==> quartz: inputs <==
// c6502
module c6502
(
    input               clock,
    input               ce,
    input               reset_n,
    output      [15:0]  address,
    input       [ 7:0]  in,
    output reg  [ 7:0]  out,
    output reg          we
);
assign address = cp ? ab : pc;
localparam
    LDC = 0,
    ZP  = 1,    ZPX = 2,    ZPY = 3,
    ABS = 4,    ABX = 5,    ABY = 6,    ABZ = 7,
    IX  = 8,    IX2 = 9,    IX3 = 10,
    IY  = 11,   IY2 = 12,   IY3 = 13,
    RUN = 14,   BRA = 15,
    JP1 = 16,   JP2 = 17,
    JND = 18,   TRM = 19,   POP = 20,   JSR = 21,
    RTS = 22;
localparam
    ORA = 0,    AND = 1,    EOR = 2,    ADC = 3,
    STA = 4,    LDA = 5,    CMP = 6,    SBC = 7,
    ASL = 8,    ROL = 9,    LSR = 10,   ROR = 11,
    BIT = 13,   DEC = 14,   INC = 15;
localparam
    DST_A = 0,  DST_X = 1,  DST_Y = 2,  DST_S = 3,
    SRC_D = 0,  SRC_X = 1,  SRC_Y = 2,  SRC_A = 3;
reg [ 7:0]  a, x, y, s, p;
reg         cp;
reg [ 4:0]  t;           
reg [ 2:0]  m;           
reg [15:0]  ab, pc;
reg [ 7:0]  op, w;       
reg [ 3:0]  alu;         
reg [ 1:0]  dst, src;
wire [8:0] zpx = in + x;
wire [8:0] zpy = in + y;
wire [3:0] bra = {p[1], p[0], p[6], p[7]};  
wire [7:0] sn  = s + 1;
always @(posedge clock)
if (reset_n == 1'b0) begin
    p  <= 8'b01100001;
    t  <= 1'b0;
    cp <= 1'b0;
    pc <= 16'h0000;
    a  <= 8'h80;
    x  <= 8'hFE;
    y  <= 8'hDA;
    s  <= 8'h00;
    we <= 1'b0;
end
else if (ce) begin
    we  <= 1'b0;
    case (t)
    LDC: begin
        pc  <= pc + 1;
        m   <= 0;
        op  <= in;
        dst <= DST_A;
        src <= SRC_D;
        casex (in)
        8'b010_011_00: t <= JP1;  
        8'b011_011_00: t <= JND;  
        8'b001_000_00: t <= JSR;  
        8'b011_000_00: t <= RTS;  
        8'bxxx_000_x1: t <= IX;
        8'bxxx_010_x1,
        8'b1xx_000_x0: t <= RUN;  
        8'bxxx_100_x1: t <= IY;
        8'bxxx_110_x1: t <= ABY;
        8'bxxx_001_xx: t <= ZP;
        8'bxxx_011_xx,
        8'b001_000_00: t <= ABS;
        8'b10x_101_1x: t <= ZPY;
        8'bxxx_101_xx: t <= ZPX;
        8'b10x_111_1x: t <= ABY;
        8'bxxx_111_xx: t <= ABX;
        8'bxxx_100_00: t <= BRA;
        default:       t <= RUN;
        endcase
        casex (in)
        8'bxxx_xxx_01: begin alu <= in[7:5]; end
        8'b100_xx1_x0: begin alu <= STA; end
        8'b101_xx1_x0,
        8'b101_000_x0,
        8'b101_010_00,
        8'b10x_010_10,
  ...
clock: 5.65 ns
lec_check: 0
cap_margin: 20
cell_pad_in_sites_global_placement: 0
core_margin: 2
core_utilization: 71
cts_cluster_size: 47
gpl_timing_driven: 1
max_routing_layer: met4
place_density_lb_addon: 0.02
setup_slack_margin: 0.79
slew_margin: 25
tns_end_percent: 75
run.sh (not shown) runs the stock make flow with config.mk's settings and CLKGATE_MAP_FILE=.
==> umber (differences from quartz) <==
--- a/flow/config.mk
+++ b/flow/config.mk
@@ -6,13 +6,13 @@
 export NUM_CORES = 4
 export LEC_CHECK = 0
+export ABC_AREA = 1
 export CAP_MARGIN = 20
 export CELL_PAD_IN_SITES_GLOBAL_PLACEMENT = 0
 export CORE_MARGIN = 2
-export CORE_UTILIZATION = 71
+export CORE_UTILIZATION = 72
 export CTS_CLUSTER_SIZE = 47
 export GPL_TIMING_DRIVEN = 1
 export MAX_ROUTING_LAYER = met4
-export PLACE_DENSITY_LB_ADDON = 0.02
-export SETUP_SLACK_MARGIN = 0.79
+export PLACE_DENSITY = 0.84
 export SLEW_MARGIN = 25
 export TNS_END_PERCENT = 75
==> flow/constraint.sdc (replaced) <==
create_clock -name core_clock -period 15.8 [get_ports {clock}]
set_input_delay 3.1600 -clock core_clock [delete_from_list [all_inputs] [get_ports {clock}]]
set_output_delay 3.1600 -clock core_clock [all_outputs]
set_load 0.01 [all_outputs]
==> results <==
In quartz the clock skew is lower than in umber, by 0.0016 ns. Of umber and quartz, umber has the higher first-iteration DRC count (gap 10%, measured against quartz). Sequential share of layout area: umber is higher than quartz (0.29 points). Routed wire length: umber is larger than quartz (about 5.4%). In umber the sequential power is smaller than in quartz, by about 65%. Of quartz and umber, quartz has the higher area after synthesis (gap 0.28%, measured against umber). Against umber, the non-clock buffer count of quartz is higher by 30.

==> inputs of run a <==
Starting RTL as in the previous note.
// c6502
module c6502
(
    input               clock,
    input               ce,
    input               reset_n,
    output      [15:0]  address,
    input       [ 7:0]  in,
    output reg  [ 7:0]  out,
    output reg          we
);
make LEC_CHECK=0 ABC_AREA=1 CAP_MARGIN=0 CELL_PAD_IN_SITES_GLOBAL_PLACEMENT=3 CORE_ASPECT_RATIO=0.86 CORE_MARGIN=10 CORE_UTILIZATION=27 CTS_CLUSTER_DIAMETER=117 CTS_CLUSTER_SIZE=42 GPL_ROUTABILITY_DRIVEN=0 GPL_TIMING_DRIVEN=1 MAX_ROUTING_LAYER=met4 PLACE_DENSITY_LB_ADDON=0.19 SETUP_SLACK_MARGIN=1.9 SLEW_MARGIN=35 TNS_END_PERCENT=75 finish   # period 8.02 ns
==> run b: changes against run a <==
ABC_AREA = unset   (was 1)
CELL_PAD_IN_SITES_GLOBAL_PLACEMENT = 0   (was 3)
CORE_ASPECT_RATIO = unset   (was 0.86)
CORE_MARGIN = 2   (was 10)
CORE_UTILIZATION = 71   (was 27)
CTS_CLUSTER_DIAMETER = unset   (was 117)
CTS_CLUSTER_SIZE = 47   (was 42)
GPL_ROUTABILITY_DRIVEN = unset   (was 0)
PLACE_DENSITY_LB_ADDON = 0.0   (was 0.19)
SETUP_SLACK_MARGIN = 1.18   (was 1.9)
SLEW_MARGIN = 25   (was 35)
==> flow/constraint.sdc (replaced) <==
create_clock -name core_clock -period 4.02 [get_ports {clock}]
set_input_delay 0.8040 -clock core_clock [delete_from_list [all_inputs] [get_ports {clock}]]
set_output_delay 0.8040 -clock core_clock [all_outputs]
set_load 0.01 [all_outputs]
==> CHANGELOG.md <==
### Physical design

* Critical path depth at 34
* MaxCap Viol Count at 0
* Starting DRT DRC Count at 1490
* GRT Total Usage at 0.228
* Sw Ratio at 0.451
* Final antenna-violating net count at 0
* Status: finished clean
* DR DRC count at 0
* Late-Pin Clk Latency at 0.47 ns
* Final wirelength at 69300 µm
* Largest net degree at the start of global routing at 35
* Pre-CTS setup slack at 2.39 ns
* Pint at 0.00149 W
[end of results for run a]
==> CHANGELOG.md <==
### Metrics

* Ys async rst share at 0
* Pre-CTS setup slack at -0.910 ns
* Core Region at 18900 µm²
* GRT Total Usage at 0.776
* Err: [ERROR GRT-0232] Routing congestion too high. Check the congestion heatmap in the GUI.
* Count of library flops with an enable pin at 44
* Status: stopped before the end
* Failed at: global routing (5_1_grt)
* Yosys simple share at 0.212
* DP HPWL at 40000 µm
[end of results for run b]
Power figures rest on the tool's default switching activity, not on a simulated workload.
